==> quartz: inputs <==
==> flow/design.v <==
module complex_adder_subtractor #(
    parameter WIDTH=32
) (
    input [WIDTH-1:0] a,
    input [WIDTH-1:0] b,
    input addNotSub,
    output reg [WIDTH-1:0] result
);
    always @(*) begin
        if (addNotSub) begin
            result[WIDTH-1:WIDTH/2] = a[WIDTH-1:WIDTH/2] + b[WIDTH-1:WIDTH/2];
            result[WIDTH/2-1:0] = a[WIDTH/2-1:0] + b[WIDTH/2-1:0];
        end else begin
            result[WIDTH-1:WIDTH/2] = a[WIDTH-1:WIDTH/2] - b[WIDTH-1:WIDTH/2];
            result[WIDTH/2-1:0] = a[WIDTH/2-1:0] - b[WIDTH/2-1:0];
        end
    end
endmodule
module complex_multiplier #(
    parameter WIDTH=32
) (
    input [WIDTH-1:0] a,
    input [WIDTH-1:0] b,
    output [2*WIDTH-1:0] result
);
    wire signed [WIDTH-1:0] a_real = { {(WIDTH/2+1){a[WIDTH/2-1]}}, a[WIDTH/2-1:0] };
    wire signed [WIDTH-1:0] b_real = { {(WIDTH/2+1){b[WIDTH/2-1]}}, b[WIDTH/2-1:0] };
    wire signed [WIDTH-1:0] a_img = { {(WIDTH/2+1){a[WIDTH-1]}}, a[WIDTH-1:WIDTH/2] };
    wire signed [WIDTH-1:0] b_img = { {(WIDTH/2+1){b[WIDTH-1]}}, b[WIDTH-1:WIDTH/2] };
    wire signed [WIDTH-1:0] result_real = a_real * b_real - a_img * b_img;
    wire signed [WIDTH-1:0] result_img = a_real * b_img + a_img * b_real;
    assign result[WIDTH-1:0] = result_real;
    assign result[2*WIDTH-1:WIDTH] = result_img;
endmodule
module complex_mean_square (
    input wire i_clk,
    input wire i_arst,
    input wire i_en,
    input wire [2:0] i_log2_samples,
    input wire        i_valid,
    input wire [31:0] i_y,
    input wire [31:0] i_y_hat,
    output reg        o_valid,
    output reg [63:0] o_data
);
    wire [31:0] y_diff_w;
    wire [63:0] sq_diff_complex_w;
    wire        sq_diff_valid_w;
    wire [63:0] sum_res_w;
    wire [8:0]  num_samples_w = 1 << i_log2_samples;
    reg [8:0]  sample_rx_cnt_r;
    reg [8:0]  sample_proc_cnt_r;
    reg [1:0]  state_r, next_state_r;
    localparam S_IDLE      = 2'b00;
    localparam S_INIT      = 2'b01;
    localparam S_COMPUTING = 2'b10;
    localparam S_FINALIZE  = 2'b11;
    complex_adder_subtractor #(.WIDTH(32)) y_difference_module (
        .a(i_y),
        .b(i_y_hat),
        .addNotSub(1'b0),
        .result(y_diff_w)
    );
    complex_multiplier cpow_calculator (
        .a(y_diff_w),
        .b(y_diff_w),
        .result(sq_diff_complex_w)
    );
    assign sq_diff_valid_w = i_valid;
    complex_adder_subtractor #(.WIDTH(64)) square_sum (
        .a(o_data),  
        .b(sq_diff_complex_w),
        .addNotSub(1'b1),
        .result(sum_res_w)
    );
    always @(posedge i_clk or posedge i_arst) begin
        if (i_arst)
            state_r <= S_IDLE;
        else
            state_r <= next_state_r;
    end
    always @(*) begin
        next_state_r = state_r;
        case (state_r)
            S_IDLE:      if (i_en) next_state_r = S_INIT;
            S_INIT:      next_state_r = S_COMPUTING;
            S_COMPUTING: if (sample_rx_cnt_r == num_samples_w && sample_proc_cnt_r == num_samples_w)
                             next_state_r = S_FINALIZE;
            S_FINALIZE:  next_state_r = S_IDLE;
            default:     next_state_r = S_IDLE;
        endcase
    end
    always @(posedge i_clk or posedge i_arst) begin
        if (i_arst) begin
            o_valid           <= 1'b0;
            o_data            <= 64'b0;
            sample_rx_cnt_r   <= 9'b0;
            sample_proc_cnt_r <= 9'b0;
        end else begin
            o_valid <= 1'b0;  
            case (state_r)
                S_INIT: begin
                    o_data            <= 64'b0;
                    sample_rx_cnt_r   <= 9'b0;
                    sample_proc_cnt_r <= 9'b0;
                end
                S_COMPUTING: begin
                    sample_rx_cnt_r <= sample_rx_cnt_r;
                    sample_proc_cnt_r <= sample_proc_cnt_r;
                    if (i_valid && sample_rx_cnt_r < num_samples_w) begin
                        sample_rx_cnt_r <= sample_rx_cnt_r + 1;
                    end
                    if (sq_diff_valid_w && !(sample_proc_cnt_r == num_samples_w)) begin
                        sample_proc_cnt_r <= sample_proc_cnt_r + 1;
                        o_data <= sum_res_w;
                    end
                end
                S_FINALIZE: begin
					o_valid        <= 1'b1;  
					o_data[31:0]   <= $signed(o_data[31:0]) >>> i_log2_samples;
					o_data[63:32]  <= $signed(o_data[63:32]) >>> i_log2_samples;
                end
            endcase
        end
    end
endmodule
==> flow/run.sh <==
#!/bin/bash
# the make line also repeats each setting of config.mk as NAME=value (left out here)
make -C /OpenROAD-flow-scripts/flow DESIGN_CONFIG=/design/flow/config.mk WORK_HOME=/design/flow/orfs CLKGATE_MAP_FILE= finish
==> flow/config.mk <==
export PLATFORM = sky130hd
export DESIGN_NAME = complex_mean_square
export DESIGN_NICKNAME = complex_mean_square
export VERILOG_FILES = /design/flow/design.v
export SDC_FILE = /design/flow/constraint.sdc
export NUM_CORES = 4
export LEC_CHECK = 0
export CAP_MARGIN = 30
export CORE_MARGIN = 2
export CORE_UTILIZATION = 72
export MAX_ROUTING_LAYER = met4
export SLEW_MARGIN = 20
export TNS_END_PERCENT = 40
==> flow/constraint.sdc <==
create_clock -name core_clock -period 10.3 [get_ports {i_clk}]
set_input_delay 2.0600 -clock core_clock [delete_from_list [all_inputs] [get_ports {i_clk}]]
set_output_delay 2.0600 -clock core_clock [all_outputs]
set_load 0.01 [all_outputs]
==> amber: changes against quartz <==
- TNS_END_PERCENT: 40 -> not set
==> raven: changes against quartz <==
- CAP_MARGIN: 30 -> 20
- CORE_UTILIZATION: 72 -> 57
- MAX_ROUTING_LAYER: met4 -> not set
- TNS_END_PERCENT: 40 -> not set
==> flow/constraint.sdc (replaced) <==
create_clock -name core_clock -period 5.26 [get_ports {i_clk}]
set_input_delay 1.0520 -clock core_clock [delete_from_list [all_inputs] [get_ports {i_clk}]]
set_output_delay 1.0520 -clock core_clock [all_outputs]
set_load 0.01 [all_outputs]
==> impl_metrics.csv <==
group,metric,value,unit
run_status,status,"finished with violations",
die,die_h,258,µm
route,drtIter0Drc,2108,
final_timing,finalWorstPathRequiredPeriod,10040,ps
placed_design,place_congestion,0.967,
worst_setup_path,crit_cells,42,
final_timing,fin_ws,-4780,ps
run_status,violations,"negative setup slack",
final_timing,setup_viol,55,
worst_setup_path,reg2reg_slack,-1110,ps
grt,use_met3,4.87,%
die,core.rowCount,93,
placed_design,placed_area,0.0452,mm²
worst_setup_path,slowest_delay,550,ps
route,viasPerCell,5.45,
the above is filed under raven

==> impl_metrics.csv <==
group,metric,value,unit
final_timing,fin_ws,-1390,ps
worst_setup_path,reg2reg_slack,3490,ps
final_timing,setup_viol,31,
route,drtIter0Drc,4048,
placed_design,place_congestion,0.989,
run_status,violations,"negative setup slack",
worst_setup_path,slowest_delay,830,ps
run_status,status,"finished with violations",
placed_design,placed_area,0.0438,mm²
worst_setup_path,crit_cells,39,
die,die_h,230,µm
grt,use_met3,14.3,%
the above is filed under amber

==> impl_metrics.csv <==
group,metric,value,unit
worst_setup_path,slowest_delay,540,ps
final_timing,fin_ws,-1120,ps
placed_design,placed_area,0.0438,mm²
run_status,status,"finished with violations",
worst_setup_path,crit_cells,42,
worst_setup_path,crit_buf_inv,9,
synth,synth.mux.area_fraction,3.72,%
final_timing,finalWorstPathRequiredPeriod,11420,ps
final_timing,setup_viol,31,
route,viasPerCell,6.26,
worst_setup_path,reg2reg_slack,3550,ps
route,drtIter0Drc,4026,
placed_design,place_congestion,1.00,
run_status,violations,"negative setup slack",
the above is filed under quartz

